==> inputs of ember <==
==> flow/design.v (excerpt) <==
module bdm(
	input clk,
	input rst,
	input bkgd_in,
	output bkgd_out,
	output bkgd_is_high_z,
	output mcu_pwr,
	output mcu_vpp,
	input do_read,
	input do_write,
	input do_start_mcu,
	input do_stop_mcu,
	input do_delay,
	input do_echo_test,
	input do_enable_vpp,
	input do_disable_vpp,
	input do_echo_sync_value,
	input do_resync,
	input [7:0] data_in,
	output [7:0] data_out,
	output ready,
	output reg valid,
	output [3:0] debug
);
reg [7:0] echo_data;
wire [31:0] sync_count;
wire sync_is_sending;
wire [4:0] sync_debug;
reg sync_start;
wire sync_ready;
wire startup_start;
reg startup_stop;
wire startup_is_sending, startup_ready;
wire bdc_is_sending, bdc_ready;
wire [7:0] bdc_data_out;
wire bdc_read_data, bdc_send_data;
wire hold_commands_in_reset;
assign hold_commands_in_reset = 1'd0;  
wire bdc_clk_pulse;
reg [3:0] state;
reg [7:0] delay_counter;
startup_controller startup_controller(
	.clk(clk),
	.rst(rst || hold_commands_in_reset),
	.start(startup_start),
	.stop(startup_stop),
	.mcu_pwr(mcu_pwr),
	.is_sending(startup_is_sending),
	.ready(startup_ready)
);
sync_controller sync_controller(
	.clk(clk),
	.rst(rst || hold_commands_in_reset || do_stop_mcu || do_resync),
	.bkgd_in(bkgd_in),
	.is_sending(sync_is_sending),
	.start_sync(sync_start),
	.sync_length(sync_count),
	.sync_length_is_ready(),
	.ready(sync_ready),
	.debug(sync_debug)
);
reg set_bdc_pulse_gen;
bdc_clk_pulse_generator bdc_clk_pulse_generator(
	.clk(clk),
	.rst(rst || hold_commands_in_reset),
	.bdc_clk_pulse(bdc_clk_pulse),
	.sync_length(sync_count),
	.set_sync_length(set_bdc_pulse_gen)
);
bdc_interface bdc_interface(
	.clk(clk),
	.rst(rst || hold_commands_in_reset),
	.is_sending(bdc_is_sending),
	.bkgd_in(bkgd_in),
	.tgt_clk_pulse(bdc_clk_pulse),
	.data_in(data_in),
	.send_data(bdc_send_data),
	.data_out(bdc_data_out),
  ...
clock: 5.0 ns
lec_check: 0
abc_area: 0
cap_margin: 20
cell_pad_in_sites_global_placement: 3
core_margin: 6
core_utilization: 30
cts_cluster_diameter: 370
max_routing_layer: met4
slew_margin: 20
run.sh (not shown) runs the stock make flow with config.mk's settings and CLKGATE_MAP_FILE=.
==> inputs of delta, as changes to ember <==
==> flow/config.mk (replaced) <==
export PLATFORM = sky130hd
export DESIGN_NAME = bdm
export DESIGN_NICKNAME = bdm
export VERILOG_FILES = /design/flow/design.v
export SDC_FILE = /design/flow/constraint.sdc
export NUM_CORES = 4
export LEC_CHECK = 0
export ABC_AREA = 1
export CAP_MARGIN = 20
export CORE_MARGIN = 2
export CORE_UTILIZATION = 72
export SLEW_MARGIN = 20
==> flow/constraint.sdc (replaced) <==
create_clock -name core_clock -period 2.8 [get_ports {clk}]
set_input_delay 0.5600 -clock core_clock [delete_from_list [all_inputs] [get_ports {clk}]]
set_output_delay 0.5600 -clock core_clock [all_outputs]
set_load 0.01 [all_outputs]
==> inputs of raven, as changes to ember <==
==> flow/config.mk (replaced) <==
export PLATFORM = sky130hd
export DESIGN_NAME = bdm
export DESIGN_NICKNAME = bdm
export VERILOG_FILES = /design/flow/design.v
export SDC_FILE = /design/flow/constraint.sdc
export NUM_CORES = 4
export LEC_CHECK = 0
export ABC_AREA = 0
export CAP_MARGIN = 20
export CORE_MARGIN = 2
export CORE_UTILIZATION = 72
export CTS_CLUSTER_DIAMETER = 95
export CTS_CLUSTER_SIZE = 14
export SETUP_SLACK_MARGIN = 0.27
export SLEW_MARGIN = 20
==> flow/constraint.sdc (replaced) <==
create_clock -name core_clock -period 2.31 [get_ports {clk}]
set_input_delay 0.4620 -clock core_clock [delete_from_list [all_inputs] [get_ports {clk}]]
set_output_delay 0.4620 -clock core_clock [all_outputs]
set_load 0.01 [all_outputs]
==> qor summary <==
Run status: raven stopped before the end; delta no timing/DRC/antenna violations; ember no timing/DRC/antenna violations
Stage where the flow stopped: raven global routing (5_1_grt); delta -; ember -
# Max-Cap Violations: raven -; delta 0; ember 0
Non-clock buffering overhead: raven -; delta 5.07%; ember 4.25%
Skew-Pair Late Insertion Delay: raven -; delta 0.52 ns; ember 0.55 ns
Number of instances resized during post-cts repair: raven 208; delta 8; ember 0
Total tool warning count: raven -; delta 34; ember 33
Logic depth of the worst path, buffers included: raven -; delta 5; ember 5
Leak: raven -; delta 0.00626 uW; ember 0.00457 uW
Fraction of standard cell area in multi-input logic: raven -; delta 50.0%; ember 49.2%
Min-delay src: raven -; delta rst; ember startup_controller.mcu_pwr$_SDFFE_PN0P_
Met2 routed WL: raven -; delta 17.8 mm; ember 18.7 mm
Met3 routed WL: raven -; delta 3.67 mm; ember 1.07 mm
Maximum fanout along the worst path: raven -; delta 6; ember 5
Area of the die: raven 17,400 um2; delta 19,300 um2; ember 44,300 um2
Worst min-delay path endpoint: raven -; delta valid$_SDFF_PP0_; ember startup_controller.mcu_pwr$_SDFFE_PN0P_
Sequential share of power: raven -; delta 39.9%; ember 39.5%

========
==> run R: inputs <==
==> flow/design.v <==
`timescale 1ns / 1ps
module startup_controller(
	input clk,
	input rst,
	input start,
	input stop,
	output reg mcu_pwr,
	output reg is_sending,
	output reg ready
);
reg is_pulling_low, is_waiting_for_clock, is_waiting_for_bkgd_stable;
reg [15:0] timer;
always @(posedge clk) begin
	if (rst || stop) begin  
		is_pulling_low <= 0;
		is_waiting_for_clock <= 0;
		is_waiting_for_bkgd_stable <= 0;
		is_sending <= 0;
		mcu_pwr <= 0;
		ready <= 1;
	end else if (start) begin
		is_pulling_low <= 1;
		is_sending <= 1;
		timer <= 250;  
		ready <= 0;
	end else if (is_pulling_low) begin
		if (timer == 0) begin
			mcu_pwr <= 1;
			is_pulling_low <= 0;
			is_waiting_for_clock <= 1;
			timer <= 1200;  
		end else begin
			timer <= timer - 1;
		end
	end else if (is_waiting_for_clock) begin
		if (timer == 0) begin
			is_sending <= 0;  
			is_waiting_for_clock <= 0;
			is_waiting_for_bkgd_stable <= 1;
			timer <= 500;  
		end else begin
			timer <= timer - 1;
		end
	end else if (is_waiting_for_bkgd_stable) begin
		if (timer == 0) begin
			is_waiting_for_bkgd_stable <= 0;
			ready <= 1;
		end else begin
			timer <= timer - 1;
		end
	end
end
endmodule
`timescale 1ns / 1ps
module sync_controller(
	input clk,
	input rst,
	input bkgd_in,
	output is_sending,
	input start_sync,
	output [31:0] sync_length,
	output sync_length_is_ready,
	output reg ready,
	output [4:0] debug
);
parameter HIGHTIME = 32'd6500;  
reg [2:0] state;
reg [31:0] sync_count;
assign debug = {2'd0, state};
assign is_sending = state == 1;
assign sync_length = sync_count;
assign sync_length_is_ready = (state != 1) && (state != 4);
always @(posedge clk) begin
	sync_count <= sync_count;
	if (rst) begin
		state <= 0;
		sync_count <= HIGHTIME;  
		ready <= 0;
	end else if (start_sync) begin
		state <= 1;
		sync_count <= HIGHTIME;
		ready <= 0;
	end else if (state == 1) begin
		if (sync_count == 0) begin
			state <= 2;
			sync_count <= 8'h0f;
		end else begin
			sync_count <= sync_count - 1;
		end
	end else if (state == 2) begin
		if (sync_count == 0) begin
			state <= 3;
		end else begin
			sync_count <= sync_count - 1;
		end
	end else if (state == 3) begin
		if (bkgd_in == 0) begin
			state <= 4;
		end
	end else if (state == 4) begin
		if (bkgd_in == 1) begin
			state <= 0;
			ready <= 1;
		end else begin
			sync_count <= sync_count + 1;
		end
	end
end
endmodule
`timescale 1ns / 1ps
module bdc_clk_pulse_generator(
	input clk,
	input rst,
	output bdc_clk_pulse,
	input [31:0] sync_length,
	input set_sync_length
);
reg [15:0] counter;
reg [31:0] target_time;  
reg [31:0] residual;
assign bdc_clk_pulse = counter == 0;
always @(posedge clk) begin
	if (rst) begin
		counter <= 0;
		target_time <= 0;
		residual <= 0;
	end else if (set_sync_length) begin
		target_time <= sync_length;
		residual <= sync_length;
	end else if (counter > residual[31:7]) begin
		counter <= 0;
		residual <= residual[6:0] + target_time;
	end else begin
		counter <= counter + 1;
	end
end
endmodule
`timescale 1ns / 1ps
module bdc_interface(
	input clk,
	input rst,
	output reg is_sending,
	input bkgd_in,
	input tgt_clk_pulse,
	input [7:0] data_in,
	input send_data,
	output reg [7:0] data_out,
	input read_data,
	output ready
);
reg [3:0] state;
reg [7:0] tgt_clk_timer;
reg [7:0] data;
reg [3:0] bitsleft;
assign ready = state == 0 && !read_data && !send_data;
always @(posedge clk) begin
	if (rst) begin
		state <= 0;
		tgt_clk_timer <= 0;
		is_sending <= 0;
	end else if (tgt_clk_timer > 0) begin
		if (tgt_clk_pulse) begin
			tgt_clk_timer <= tgt_clk_timer - 1;
		end
	end else begin
		case (state)
		0: begin
			if (send_data) begin
				state <= 1;
				data <= data_in;
				bitsleft <= 8;
			end else if (read_data) begin
				state <= 3;
				bitsleft <= 8;
			end
		end
		1: begin
			if (bitsleft > 0) begin
				state <= 2;
				is_sending <= 1;
				if (data[7]) begin
					tgt_clk_timer <= 4;
				end else begin
					tgt_clk_timer <= 14;
				end
			end else begin
				state <= 0;
			end
		end
		2: begin
			is_sending <= 0;
			if (data[7]) begin
				tgt_clk_timer <= 14;
			end else begin
				tgt_clk_timer <= 4;
			end
			state <= 1;
			bitsleft <= bitsleft - 1;
			data <= {data[6:0], 1'd0};
		end
		3: begin
			if (bitsleft > 0) begin
				is_sending <= 1;
				tgt_clk_timer <= 3;
				state <= 4;
			end else begin
				data_out <= data;
				state <= 0;
			end
		end
		4: begin
			is_sending <= 0;
			tgt_clk_timer <= 7;
			state <= 5;
		end
		5: begin
			data <= {data[6:0], bkgd_in};
			bitsleft <= bitsleft - 1;
			tgt_clk_timer <= 6;
			state <= 3;
		end
		endcase
	end
end
endmodule
`timescale 1ns / 1ps
module bdm(
	input clk,
	input rst,
	input bkgd_in,
	output bkgd_out,
	output bkgd_is_high_z,
	output mcu_pwr,
	output mcu_vpp,
	input do_read,
	input do_write,
	input do_start_mcu,
	input do_stop_mcu,
	input do_delay,
	input do_echo_test,
	input do_enable_vpp,
	input do_disable_vpp,
	input do_echo_sync_value,
	input do_resync,
	input [7:0] data_in,
	output [7:0] data_out,
	output ready,
	output reg valid,
	output [3:0] debug
);
reg [7:0] echo_data;
wire [31:0] sync_count;
wire sync_is_sending;
wire [4:0] sync_debug;
reg sync_start;
wire sync_ready;
wire startup_start;
reg startup_stop;
wire startup_is_sending, startup_ready;
wire bdc_is_sending, bdc_ready;
wire [7:0] bdc_data_out;
wire bdc_read_data, bdc_send_data;
wire hold_commands_in_reset;
assign hold_commands_in_reset = 1'd0;  
wire bdc_clk_pulse;
reg [3:0] state;
reg [7:0] delay_counter;
startup_controller startup_controller(
	.clk(clk),
	.rst(rst || hold_commands_in_reset),
	.start(startup_start),
	.stop(startup_stop),
	.mcu_pwr(mcu_pwr),
	.is_sending(startup_is_sending),
	.ready(startup_ready)
);
sync_controller sync_controller(
	.clk(clk),
	.rst(rst || hold_commands_in_reset || do_stop_mcu || do_resync),
	.bkgd_in(bkgd_in),
	.is_sending(sync_is_sending),
	.start_sync(sync_start),
	.sync_length(sync_count),
	.sync_length_is_ready(),
	.ready(sync_ready),
	.debug(sync_debug)
);
reg set_bdc_pulse_gen;
bdc_clk_pulse_generator bdc_clk_pulse_generator(
	.clk(clk),
	.rst(rst || hold_commands_in_reset),
	.bdc_clk_pulse(bdc_clk_pulse),
	.sync_length(sync_count),
	.set_sync_length(set_bdc_pulse_gen)
);
bdc_interface bdc_interface(
	.clk(clk),
	.rst(rst || hold_commands_in_reset),
	.is_sending(bdc_is_sending),
	.bkgd_in(bkgd_in),
	.tgt_clk_pulse(bdc_clk_pulse),
	.data_in(data_in),
	.send_data(bdc_send_data),
	.data_out(bdc_data_out),
	.read_data(bdc_read_data),
	.ready(bdc_ready)
);
assign debug = sync_debug; 
assign bkgd_out = 1'd0;
assign bkgd_is_high_z =
	(state == 1 && startup_is_sending) ? 1'd0 :
	(state == 2 && sync_is_sending) ? 1'd0 :
	(state == 3 && bdc_is_sending) ? 1'd0 :
	(state == 4 && bdc_is_sending) ? 1'd0 :
	1'd1;
assign startup_start = state == 0 && do_start_mcu;
assign bdc_read_data = state == 0 && do_read;
assign bdc_send_data = state == 0 && do_write;
assign data_out =
	state == 5 ? echo_data :
	state == 7 ? sync_count[15:8] :
	state == 8 ? sync_count[7:0] :
	bdc_data_out;
assign ready = state == 0 && !do_start_mcu && !do_stop_mcu && !do_read && !do_write && !do_delay && !do_echo_test && !do_echo_sync_value && !do_resync;
reg vpp_enabled;
assign mcu_vpp = vpp_enabled;
always @(posedge clk) begin
	startup_stop <= 0;
	sync_start <= 0;
	set_bdc_pulse_gen <= 0;
	valid <= 0;
	if (rst) begin
		state <= 0;
		vpp_enabled <= 0;
	end else if (state == 0) begin
		if (do_start_mcu) begin
			state <= 1;
		end else if (do_stop_mcu) begin
			startup_stop <= 1;
		end else if (do_read) begin
			state <= 3;
		end else if (do_write) begin
			state <= 4;
		end else if (do_delay) begin
			state <= 6;
			delay_counter <= {data_in, 4'd0};
		end else if (do_echo_test) begin
			state <= 5;
			echo_data <= data_in;
			valid <= 1;
		end else if (do_enable_vpp) begin
			vpp_enabled <= 1;
		end else if (do_disable_vpp) begin
			vpp_enabled <= 0;
		end else if (do_echo_sync_value) begin
			state <= 7;
			valid <= 1;
		end else if (do_resync) begin
			state <= 2;
			sync_start <= 1;
		end
	end else if (state == 1) begin
		if (startup_ready) begin
			state <= 2;
			sync_start <= 1;
		end
	end else if (state == 2) begin
		if (sync_ready) begin
			set_bdc_pulse_gen <= 1;
			state <= 0;
		end
	end else if (state == 3) begin
		if (bdc_ready) begin
			state <= 0;
			valid <= 1;
		end
	end else if (state == 4) begin
		if (bdc_ready) begin
			state <= 0;
		end
	end else if (state == 6) begin
		if (delay_counter == 0) begin
			state <= 0;
		end else begin
			delay_counter <= delay_counter - 1;
		end
	end else if (state == 5) begin
		state <= 0;
	end else if (state == 7) begin
		state <= 8;
		valid <= 1;
	end else if (state == 8) begin
		state <= 0;
	end
end
endmodule
==> flow/run.sh <==
#!/bin/bash
# the make line also repeats each setting of config.mk as NAME=value (left out here)
make -C /OpenROAD-flow-scripts/flow DESIGN_CONFIG=/design/flow/config.mk WORK_HOME=/design/flow/orfs CLKGATE_MAP_FILE= finish
==> flow/config.mk <==
export PLATFORM = sky130hd
export DESIGN_NAME = bdm
export DESIGN_NICKNAME = bdm
export VERILOG_FILES = /design/flow/design.v
export SDC_FILE = /design/flow/constraint.sdc
export NUM_CORES = 4
export LEC_CHECK = 0
export ABC_AREA = 0
export CAP_MARGIN = 20
export CORE_MARGIN = 2
export CORE_UTILIZATION = 72
export CTS_CLUSTER_DIAMETER = 89
export SETUP_SLACK_MARGIN = 0.31
export SLEW_MARGIN = 20
==> flow/constraint.sdc <==
create_clock -name core_clock -period 2.27 [get_ports {clk}]
set_input_delay 0.4540 -clock core_clock [delete_from_list [all_inputs] [get_ports {clk}]]
set_output_delay 0.4540 -clock core_clock [all_outputs]
set_load 0.01 [all_outputs]
==> inputs of run P, as changes to run R <==
==> flow/config.mk (replaced) <==
export PLATFORM = sky130hd
export DESIGN_NAME = bdm
export DESIGN_NICKNAME = bdm
export VERILOG_FILES = /design/flow/design.v
export SDC_FILE = /design/flow/constraint.sdc
export NUM_CORES = 4
export LEC_CHECK = 0
export ABC_AREA = 0
export CAP_MARGIN = 20
export CELL_PAD_IN_SITES_DETAIL_PLACEMENT = 1
export CORE_MARGIN = 9
export CORE_UTILIZATION = 30
export CTS_CLUSTER_DIAMETER = 133
export GPL_ROUTABILITY_DRIVEN = 1
export GPL_TIMING_DRIVEN = 0
export MIN_ROUTING_LAYER = met2
export PLACE_DENSITY = 0.46
export SETUP_SLACK_MARGIN = -0.34
export SLEW_MARGIN = 30
export TNS_END_PERCENT = 65
==> flow/constraint.sdc (replaced) <==
create_clock -name core_clock -period 5.49 [get_ports {clk}]
set_input_delay 1.0980 -clock core_clock [delete_from_list [all_inputs] [get_ports {clk}]]
set_output_delay 1.0980 -clock core_clock [all_outputs]
set_load 0.01 [all_outputs]
==> inputs of run C, as changes to run R <==
--- a/flow/config.mk
+++ b/flow/config.mk
@@ -11,4 +11,5 @@
 export CORE_UTILIZATION = 72
 export CTS_CLUSTER_DIAMETER = 89
-export SETUP_SLACK_MARGIN = 0.31
+export PLACE_DENSITY = 0.4
+export SETUP_SLACK_MARGIN = 0.65
 export SLEW_MARGIN = 20
==> comparison table <==
Count of placed standard cells including taps: run C 1727; run P 1966; run R 1729
Total Die Area: run C 17400 sq um; run P 46800 sq um; run R 17400 sq um
Pre-CTS WS: run C -0.513 ns; run P 0.936 ns; run R -0.535 ns
Post-CTS setup repair buffer count: run C -; run P 0; run R 45
Post-CTS Resized: run C -; run P 0; run R 237
Maximum buffer depth of the clock tree: run C -; run P 3; run R 3
DP Area: run C 13800 sq um; run P 12900 sq um; run R 13600 sq um
Number of clock sinks: run C -; run P 203; run R 203
Total clock buffers created by CTS: run C -; run P 27; run R 22
Placeable core area: run C 15900 sq um; run P 38700 sq um; run R 15900 sq um
DP HPWL: run C 26900 um; run P 31700 um; run R 25300 um
Height of the die: run C 132 um; run P 216 um; run R 132 um
Cts hold-fix bufs: run C -; run P 0; run R 0
Run status: run C did not finish; run P finished clean; run R did not finish
Last stage reached: run C clock tree synthesis (4_1_cts); run P -; run R global routing (5_1_grt)
Floorplan Utilization: run C 0.741; run P 0.305; run R 0.741
Power is estimated from default activity; no workload was simulated.
